## main
module main(
    input clk,
    input rst,
    input btnl,
	 input btnd,
	 input btnr,
	 input btnp,
	 input [3:0] speed,
    output [7:0] led,
	 output [6:0] seg,
	 output [3:0] an
    );
For scale: ~940 cells after synthesis, ~200 flip-flops.
Settings: LEC_CHECK=0, CAP_MARGIN=20, CELL_PAD_IN_SITES_DETAIL_PLACEMENT=1, CORE_ASPECT_RATIO=0.51, CORE_MARGIN=6, CORE_UTILIZATION=40, CTS_CLUSTER_SIZE=82, SLEW_MARGIN=20, TNS_END_PERCENT=40; clock period 10.0 ns.
run.sh (not shown) runs the stock make flow with config.mk's settings and CLKGATE_MAP_FILE=.
Change:
Settings changed: CELL_PAD_IN_SITES_DETAIL_PLACEMENT 1 to not set, CELL_PAD_IN_SITES_GLOBAL_PLACEMENT set to 2, CORE_ASPECT_RATIO 0.51 to 1.02, CORE_MARGIN 6 to 2, CORE_UTILIZATION 40 to 56, CTS_CLUSTER_DIAMETER set to 386, CTS_CLUSTER_SIZE 82 to 62, PLACE_DENSITY set to 0.35, SETUP_SLACK_MARGIN set to -0.89, TNS_END_PERCENT 40 to not set.
The new run aborted during 3_1_place_gp_skip_io (GPL-0301).
Synthesized cell count does not change.
Area after synthesis does not change.
Die area goes down by 36%.
Change:
Settings changed: ABC_AREA set to 1, CELL_PAD_IN_SITES_GLOBAL_PLACEMENT 2 to 1, CORE_ASPECT_RATIO 1.02 to 0.55, CORE_MARGIN 2 to 7, CORE_UTILIZATION 56 to 40, CTS_CLUSTER_DIAMETER 386 to 323, CTS_CLUSTER_SIZE 62 to not set, GPL_TIMING_DRIVEN set to 0, HOLD_SLACK_MARGIN set to 0.24, PLACE_DENSITY 0.35 to not set, SETUP_SLACK_MARGIN -0.89 to -0.24, SLEW_MARGIN 20 to 40, TNS_END_PERCENT set to 100.
Result:
- The new run finished with timing, DRC and antenna clean
- synthesized cell count rose by 24%
- area after synthesis rises by 3.4%
- die area came out higher by 64%

* * *

Starting RTL as in the previous note.
==> flow/config.mk <==
export PLATFORM = sky130hd
export DESIGN_NAME = main
export DESIGN_NICKNAME = main
export VERILOG_FILES = /design/flow/design.v
export SDC_FILE = /design/flow/constraint.sdc
export NUM_CORES = 4
export LEC_CHECK = 0
export ABC_AREA = 1
export CAP_MARGIN = 20
export CORE_MARGIN = 2
export CORE_UTILIZATION = 72
export CTS_CLUSTER_SIZE = 90
export PLACE_DENSITY_LB_ADDON = 0.08
export SETUP_SLACK_MARGIN = 0.6
export SLEW_MARGIN = 20
==> flow/constraint.sdc <==
create_clock -name core_clock -period 2.29 [get_ports {clk}]
set_input_delay 0.4580 -clock core_clock [delete_from_list [all_inputs] [get_ports {clk}]]
set_output_delay 0.4580 -clock core_clock [all_outputs]
set_load 0.01 [all_outputs]
The first run completed without violations.
Change:
- ABC_AREA: 1 -> unset
- CTS_CLUSTER_DIAMETER: unset -> 356
- CTS_CLUSTER_SIZE: 90 -> 14
- PLACE_DENSITY_LB_ADDON: 0.08 -> 0.06
- SETUP_SLACK_MARGIN: 0.6 -> 0.28
- clock period: 2.29 -> 2.27 ns (I/O delays scaled with it)
- The changed run completed, yet does not pass: setup timing
- via count is lower by 8.5%
- final cell count shrinks by 18%
- routed wire length grows by 5.6%
- setup slack loses 0.37 ns
- hold slack improves by 0.026 ns
- final area shrinks by 4.0%
- total power shrinks by 9.1%
- die size decreases by 3.2%
- clock skew hardly moves
- non-clock buffer count goes up by 18
Change:
- CORE_UTILIZATION: 72 -> 30
- CTS_CLUSTER_DIAMETER: 356 -> unset
- CTS_CLUSTER_SIZE: 14 -> unset
- PLACE_DENSITY_LB_ADDON: 0.06 -> unset
- SETUP_SLACK_MARGIN: 0.28 -> unset
- clock period: 2.27 -> 4.05 ns (I/O delays scaled with it)
The changed run produced a clean layout.
Synthesized area is unchanged.
Routed wire length decreases by about a fifth.
Final area increases slightly.
Sequential power decreases by well over a third.
Fmax decreases by roughly a tenth.
Clock power decreases by a quarter to a third.
Worst hold slack gains 0.024 ns.
Cell count increases by about a fifth.
Flip-flop count does not change.
Change:
- CORE_UTILIZATION: 30 -> 72
- CTS_CLUSTER_DIAMETER: unset -> 210
- PLACE_DENSITY_LB_ADDON: unset -> 0.27
- SETUP_SLACK_MARGIN: unset -> 0.2
- clock period: 4.05 -> 2.34 ns (I/O delays scaled with it)
=> Via count came out higher by 13%; core utilization came out higher by 51 points; area after synthesis stays the same; power came out higher by 75%; critical path depth came out higher by 2; synthesized cell count does not change; worst hold slack stays flat.
Change:
- CTS_CLUSTER_DIAMETER: 210 -> unset
- PLACE_DENSITY_LB_ADDON: 0.27 -> unset
- SETUP_SLACK_MARGIN: 0.2 -> -0.19
=> The changed run reached the layout checks and failed them: setup timing. Core utilization drops by 2.1 points. Register-to-register slack is worse by 0.21 ns. Setup slack is worse by 0.21 ns. Power drops by 1.3%. Via count shrinks by 6.2%. Clock power shrinks by about 3%.
Change:
- CORE_UTILIZATION: 72 -> 40
- SETUP_SLACK_MARGIN: -0.19 -> unset
- clock period: 2.34 -> 4.05 ns (I/O delays scaled with it)
The new run passed the timing, DRC and antenna checks.
Global-route usage drops by 13 points.
Clock skew stays flat.
Design area climbs slightly.

* * *

Starting RTL as in the previous note.
clock: 2.79 ns
lec_check: 0
abc_area: 1
cap_margin: 30
cell_pad_in_sites_global_placement: 0
core_aspect_ratio: 0.55
core_margin: 5
core_utilization: 41
cts_cluster_size: 26
gpl_timing_driven: 0
hold_slack_margin: 0.22
max_routing_layer: met4
min_routing_layer: met2
place_density_lb_addon: 0.19
slew_margin: 0
Change:
==> flow/config.mk (replaced) <==
export PLATFORM = sky130hd
export DESIGN_NAME = main
export DESIGN_NICKNAME = main
export VERILOG_FILES = /design/flow/design.v
export SDC_FILE = /design/flow/constraint.sdc
export NUM_CORES = 4
export LEC_CHECK = 0
export ABC_AREA = 0
export CAP_MARGIN = 30
export CELL_PAD_IN_SITES_GLOBAL_PLACEMENT = 0
export CORE_ASPECT_RATIO = 0.55
export CORE_MARGIN = 2
export CORE_UTILIZATION = 58
export MAX_ROUTING_LAYER = met4
export SLEW_MARGIN = 0
==> flow/constraint.sdc (replaced) <==
create_clock -name core_clock -period 3.23 [get_ports {clk}]
set_input_delay 0.6460 -clock core_clock [delete_from_list [all_inputs] [get_ports {clk}]]
set_output_delay 0.6460 -clock core_clock [all_outputs]
set_load 0.01 [all_outputs]
What happened: Final cell count shrinks by a quarter to a third; hold slack is better by 0.035 ns; via count is lower by well over a third.
Change:
--- a/flow/config.mk
+++ b/flow/config.mk
@@ -11,5 +11,10 @@
 export CORE_ASPECT_RATIO = 0.55
 export CORE_MARGIN = 2
-export CORE_UTILIZATION = 58
+export CORE_UTILIZATION = 41
+export CTS_CLUSTER_SIZE = 26
+export GPL_TIMING_DRIVEN = 0
+export HOLD_SLACK_MARGIN = 0.22
 export MAX_ROUTING_LAYER = met4
+export MIN_ROUTING_LAYER = met2
+export PLACE_DENSITY_LB_ADDON = 0.19
 export SLEW_MARGIN = 0
==> flow/constraint.sdc (replaced) <==
create_clock -name core_clock -period 5.55 [get_ports {clk}]
set_input_delay 1.1100 -clock core_clock [delete_from_list [all_inputs] [get_ports {clk}]]
set_output_delay 1.1100 -clock core_clock [all_outputs]
set_load 0.01 [all_outputs]
The new run ran to the end with no violations.
Core utilization shrinks by 19 points.
Power fell by 38%.
Sequential share of layout area drops by 1.3 points.
First-iteration DRC count came out higher by 51%.
Routed wire length rises by 4.9%.
Clock skew is about the same.
Sequential power came out lower by 42%.
Final cell count goes up by 11%.
Change:
==> flow/config.mk (replaced) <==
export PLATFORM = sky130hd
export DESIGN_NAME = main
export DESIGN_NICKNAME = main
export VERILOG_FILES = /design/flow/design.v
export SDC_FILE = /design/flow/constraint.sdc
export NUM_CORES = 4
export LEC_CHECK = 0
export ABC_AREA = 0
export CAP_MARGIN = 30
export CELL_PAD_IN_SITES_GLOBAL_PLACEMENT = 0
export CORE_ASPECT_RATIO = 1.15
export CORE_MARGIN = 2
export CORE_UTILIZATION = 72
export CTS_CLUSTER_DIAMETER = 183
export CTS_CLUSTER_SIZE = 14
export MAX_ROUTING_LAYER = met4
export PLACE_DENSITY_LB_ADDON = 0.19
export SLEW_MARGIN = 40
==> flow/constraint.sdc (replaced) <==
create_clock -name core_clock -period 2.25 [get_ports {clk}]
set_input_delay 0.4500 -clock core_clock [delete_from_list [all_inputs] [get_ports {clk}]]
set_output_delay 0.4500 -clock core_clock [all_outputs]
set_load 0.01 [all_outputs]
Result:
- The changed run produced a layout that fails on setup timing
- design area goes down by 1.5%
- global-route usage goes up by 3.3 points
- power goes up by about 120%
- worst setup slack is worse by 2.7 ns
- die area goes down by about 40%
- wire length goes up by 5.7%
- cell count goes down by about 11%
- via count goes down by 23%
- synthesized area is unchanged
- register-to-register slack is worse by 3.1 ns
Change:
==> flow/config.mk (replaced) <==
export PLATFORM = sky130hd
export DESIGN_NAME = main
export DESIGN_NICKNAME = main
export VERILOG_FILES = /design/flow/design.v
export SDC_FILE = /design/flow/constraint.sdc
export NUM_CORES = 4
export LEC_CHECK = 0
export ABC_AREA = 0
export CAP_MARGIN = 30
export CELL_PAD_IN_SITES_GLOBAL_PLACEMENT = 0
export CORE_ASPECT_RATIO = 0.55
export CORE_MARGIN = 2
export CORE_UTILIZATION = 58
export CTS_CLUSTER_SIZE = 15
export MAX_ROUTING_LAYER = met4
export SLEW_MARGIN = 0
==> flow/constraint.sdc (replaced) <==
create_clock -name core_clock -period 2.36 [get_ports {clk}]
set_input_delay 0.4720 -clock core_clock [delete_from_list [all_inputs] [get_ports {clk}]]
set_output_delay 0.4720 -clock core_clock [all_outputs]
set_load 0.01 [all_outputs]
Now the flow finished with timing, DRC and antenna clean.
Synthesized cell count stays the same.
Via count falls by a few percent.
Total power is lower slightly.
Worst setup slack gets better by 0.22 ns.
Wire length drops by a few percent.
Cell count grows by a few percent.
Die size rose by a quarter to a third.
Synthesized area is unchanged.

* * *

Starting RTL as in the previous note.
// main
module main(
    input clk,
    input rst,
    input btnl,
	 input btnd,
	 input btnr,
	 input btnp,
	 input [3:0] speed,
    output [7:0] led,
	 output [6:0] seg,
	 output [3:0] an
    );
clock: 2.34 ns
lec_check: 0
cap_margin: 20
core_margin: 2
core_utilization: 72
cts_cluster_diameter: 210
place_density: 0.35
setup_slack_margin: 0.67
slew_margin: 20
The starting point finished with negative setup slack left.
Then changed:
--- a/flow/config.mk
+++ b/flow/config.mk
@@ -7,2 +7,3 @@
 export LEC_CHECK = 0
+export ABC_AREA = 1
 export CAP_MARGIN = 20
@@ -10,5 +11,5 @@
 export CORE_UTILIZATION = 72
-export CTS_CLUSTER_DIAMETER = 210
-export PLACE_DENSITY = 0.35
-export SETUP_SLACK_MARGIN = 0.67
+export CTS_CLUSTER_DIAMETER = 366
+export CTS_CLUSTER_SIZE = 10
+export SETUP_SLACK_MARGIN = 0.7
 export SLEW_MARGIN = 20
==> flow/constraint.sdc (replaced) <==
create_clock -name core_clock -period 2.37 [get_ports {clk}]
set_input_delay 0.4740 -clock core_clock [delete_from_list [all_inputs] [get_ports {clk}]]
set_output_delay 0.4740 -clock core_clock [all_outputs]
set_load 0.01 [all_outputs]
Result: The changed run went through all stages and came out clean; power falls by 7.5%; combinational power hardly moves; worst hold slack loses 200 ps; sequential cell count does not change; maximum frequency rises by 33%; cell count rises by about 17%; design area falls by 4.3%; setup slack gains 640 ps.
Then changed:
==> flow/config.mk (replaced) <==
export PLATFORM = sky130hd
export DESIGN_NAME = main
export DESIGN_NICKNAME = main
export VERILOG_FILES = /design/flow/design.v
export SDC_FILE = /design/flow/constraint.sdc
export NUM_CORES = 4
export LEC_CHECK = 0
export CAP_MARGIN = 20
export CORE_MARGIN = 2
export CORE_UTILIZATION = 11
export SLEW_MARGIN = 20
==> flow/constraint.sdc (replaced) <==
create_clock -name core_clock -period 13.5 [get_ports {clk}]
set_input_delay 2.7000 -clock core_clock [delete_from_list [all_inputs] [get_ports {clk}]]
set_output_delay 2.7000 -clock core_clock [all_outputs]
set_load 0.01 [all_outputs]
The changed run completed with no timing, DRC or antenna violations.
Clock skew hardly moves.
Design area came out higher by 7.0%.
Routed wire length came out higher by 3.3%.
Setup slack gains 8200 ps.
Non-clock buffer count came out lower by 13.
Final cell count came out higher by 47%.
Global-route usage came out lower by 21 points.
Then changed:
--- a/flow/config.mk
+++ b/flow/config.mk
@@ -8,4 +8,6 @@
 export CAP_MARGIN = 20
-export CORE_MARGIN = 2
-export CORE_UTILIZATION = 11
+export CELL_PAD_IN_SITES_DETAIL_PLACEMENT = 1
+export CORE_ASPECT_RATIO = 0.51
+export CORE_MARGIN = 5
+export CORE_UTILIZATION = 40
 export SLEW_MARGIN = 20
==> flow/constraint.sdc (replaced) <==
create_clock -name core_clock -period 10.0 [get_ports {clk}]
set_input_delay 2.0000 -clock core_clock [delete_from_list [all_inputs] [get_ports {clk}]]
set_output_delay 2.0000 -clock core_clock [all_outputs]
set_load 0.01 [all_outputs]
After rerunning: Synthesized cell count is unchanged; sequential share of layout area climbs by 4.0 points; total power increases by about 30%; sequential power is higher by 35%; via count grows by about 3.2%; routed wire length climbs by about 12%.

* * *

## build 53
Starting RTL as in the previous note.
==> flow/design.v (excerpt) <==
module main(
    input clk,
    input rst,
    input btnl,
	 input btnd,
	 input btnr,
	 input btnp,
	 input [3:0] speed,
    output [7:0] led,
	 output [6:0] seg,
	 output [3:0] an
    );
localparam DB_BITS  = 10;    
localparam DIV_MAX  = 2999;  
localparam DIV_BITS = 12;
localparam SEG_BITS = 10;    
wire [3:0] bebida;
wire [3:0] total;
wire [3:0] cambio;
reg [3:0] display;
wire reset_wire; 
wire reset_contador_wire;
wire cobrar_wire;
wire cancel_wire; 
wire hundred_wire; 
wire five_hundred_wire;
wire [2:0] c_type;
wire [2:0] c_type_saved;
wire t_expired;
wire [2:0] ing_type;
wire [1:0] t_value;
wire on_temp;
wire start_timer;
wire ok;
assign led[1:0] = 2'b00;
Debouncer #(.CNT_BITS(DB_BITS)) coffee(
	.clk(clk),
	.rst(rst),
	.signal(speed[0]),
	.signal_state(bebida[0])
);
Debouncer #(.CNT_BITS(DB_BITS)) coffee_milk(
	.clk(clk),
	.rst(rst),
	.signal(speed[1]),
	.signal_state(bebida[1])
);
Debouncer #(.CNT_BITS(DB_BITS)) cappuc(
	.clk(clk),
	.rst(rst),
	.signal(speed[2]),
	.signal_state(bebida[2])
);
Debouncer #(.CNT_BITS(DB_BITS)) mocca(
	.clk(clk),
	.rst(rst),
	.signal(speed[3]),
	.signal_state(bebida[3])
);
Debouncer #(.CNT_BITS(DB_BITS)) cancel(
		.clk(clk),
	.rst(rst),
		.signal(btnd),
		.signal_state(cancel_wire)
);
Debouncer #(.CNT_BITS(DB_BITS)) reset(
		.clk(clk),
	.rst(rst),
		.signal(btnp),
		.signal_state(reset_wire)
);
Debouncer #(.CNT_BITS(DB_BITS)) hundred_coin(
		.clk(clk),
	.rst(rst),
		.signal(btnl),
		.signal_up(hundred_wire)
);
Debouncer #(.CNT_BITS(DB_BITS)) five_hundred_coin(
		.clk(clk),
	.rst(rst),
		.signal(btnr),
		.signal_up(five_hundred_wire)
);
SelectBebida selector(
	.switches(bebida),
	.c_type(c_type)
);
seven_segment #(.SEG_BITS(SEG_BITS)) seven_seg(
		.clk(clk),
	.rst(rst),
		.in(display),
		.seg(seg),
		.an(an)
);
Comparador comparador (
	.clk(clk),
	.rst(rst),
	.dinero(total),
	.c_type(c_type),
	.cambio(cambio),
	.ok(ok)
);
  ...
export LEC_CHECK = 0
export ABC_AREA = 0
export CAP_MARGIN = 30
export CELL_PAD_IN_SITES_GLOBAL_PLACEMENT = 0
export CORE_ASPECT_RATIO = 1.15
export CORE_MARGIN = 2
export CORE_UTILIZATION = 72
export CTS_CLUSTER_DIAMETER = 183
export MAX_ROUTING_LAYER = met4
export PLACE_DENSITY_LB_ADDON = 0.19
export SLEW_MARGIN = 0
create_clock -name core_clock -period 2.74 [get_ports {clk}]
Build 53 | stages: all done | timing, DRC, antenna: all pass
Setup changes, build 53 to build 35
==> flow/config.mk <==
export PLATFORM = sky130hd
export DESIGN_NAME = main
export DESIGN_NICKNAME = main
export VERILOG_FILES = /design/flow/design.v
export SDC_FILE = /design/flow/constraint.sdc
export NUM_CORES = 4
export LEC_CHECK = 0
export ABC_AREA = 0
export CAP_MARGIN = 30
export CELL_PAD_IN_SITES_GLOBAL_PLACEMENT = 0
export CORE_ASPECT_RATIO = 1.02
export CORE_MARGIN = 2
export CORE_UTILIZATION = 72
export CTS_CLUSTER_DIAMETER = 45
export MAX_ROUTING_LAYER = met4
export PLACE_DENSITY_LB_ADDON = 0.19
export SETUP_SLACK_MARGIN = 0.16
export SLEW_MARGIN = 0
==> flow/constraint.sdc <==
create_clock -name core_clock -period 2.27 [get_ports {clk}]
set_input_delay 0.4540 -clock core_clock [delete_from_list [all_inputs] [get_ports {clk}]]
set_output_delay 0.4540 -clock core_clock [all_outputs]
set_load 0.01 [all_outputs]
Notes after the runs:
- Clock power for build 35 is higher than for build 53.
- Of build 35 and build 53, the higher global-route usage belongs to build 35.
- Relative to build 53, combined area of the multi-input logic cells has gone up in build 35.
- Build 35 vs build 53, launch point of the worst path: cappuc.signal_state$_SDFFE_PP0P_ vs fsm.state[0]$_SDFF_PP0_
- Termination of the worst setup path: comparador.cambio[2]$_SDFF_PP0_ -> build 35, time_select.ing_type[2]$_DFF_P_ -> build 53
The following lists how build 45 was set up differently from build 35:
-- flow/config.mk --
<<< build 35, line 8
export ABC_AREA = 0
export CAP_MARGIN = 30
export CELL_PAD_IN_SITES_GLOBAL_PLACEMENT = 0
>>> build 45, line 8
export ABC_AREA = 0
export CAP_MARGIN = 0
export CELL_PAD_IN_SITES_GLOBAL_PLACEMENT = 0
<<< build 35, line 16
export PLACE_DENSITY_LB_ADDON = 0.19
export SETUP_SLACK_MARGIN = 0.16
export SLEW_MARGIN = 0
>>> build 45, line 16
export PLACE_DENSITY_LB_ADDON = 0.19
export SETUP_SLACK_MARGIN = 0.31
export SLEW_MARGIN = 0
Results
Status build 45: flow complete, layout not clean - negative setup slack. Sort build 35 and build 45 by layout buffer count excluding clock buffers desc -> top: build 45. Comparing the two runs side by side, build 45 comes out behind build 35 on power. Relative to build 35, final setup slack of the worst path has decreased by 180 ps in build 45.
No activity file was given, so power comes from the tool's default toggle rates.
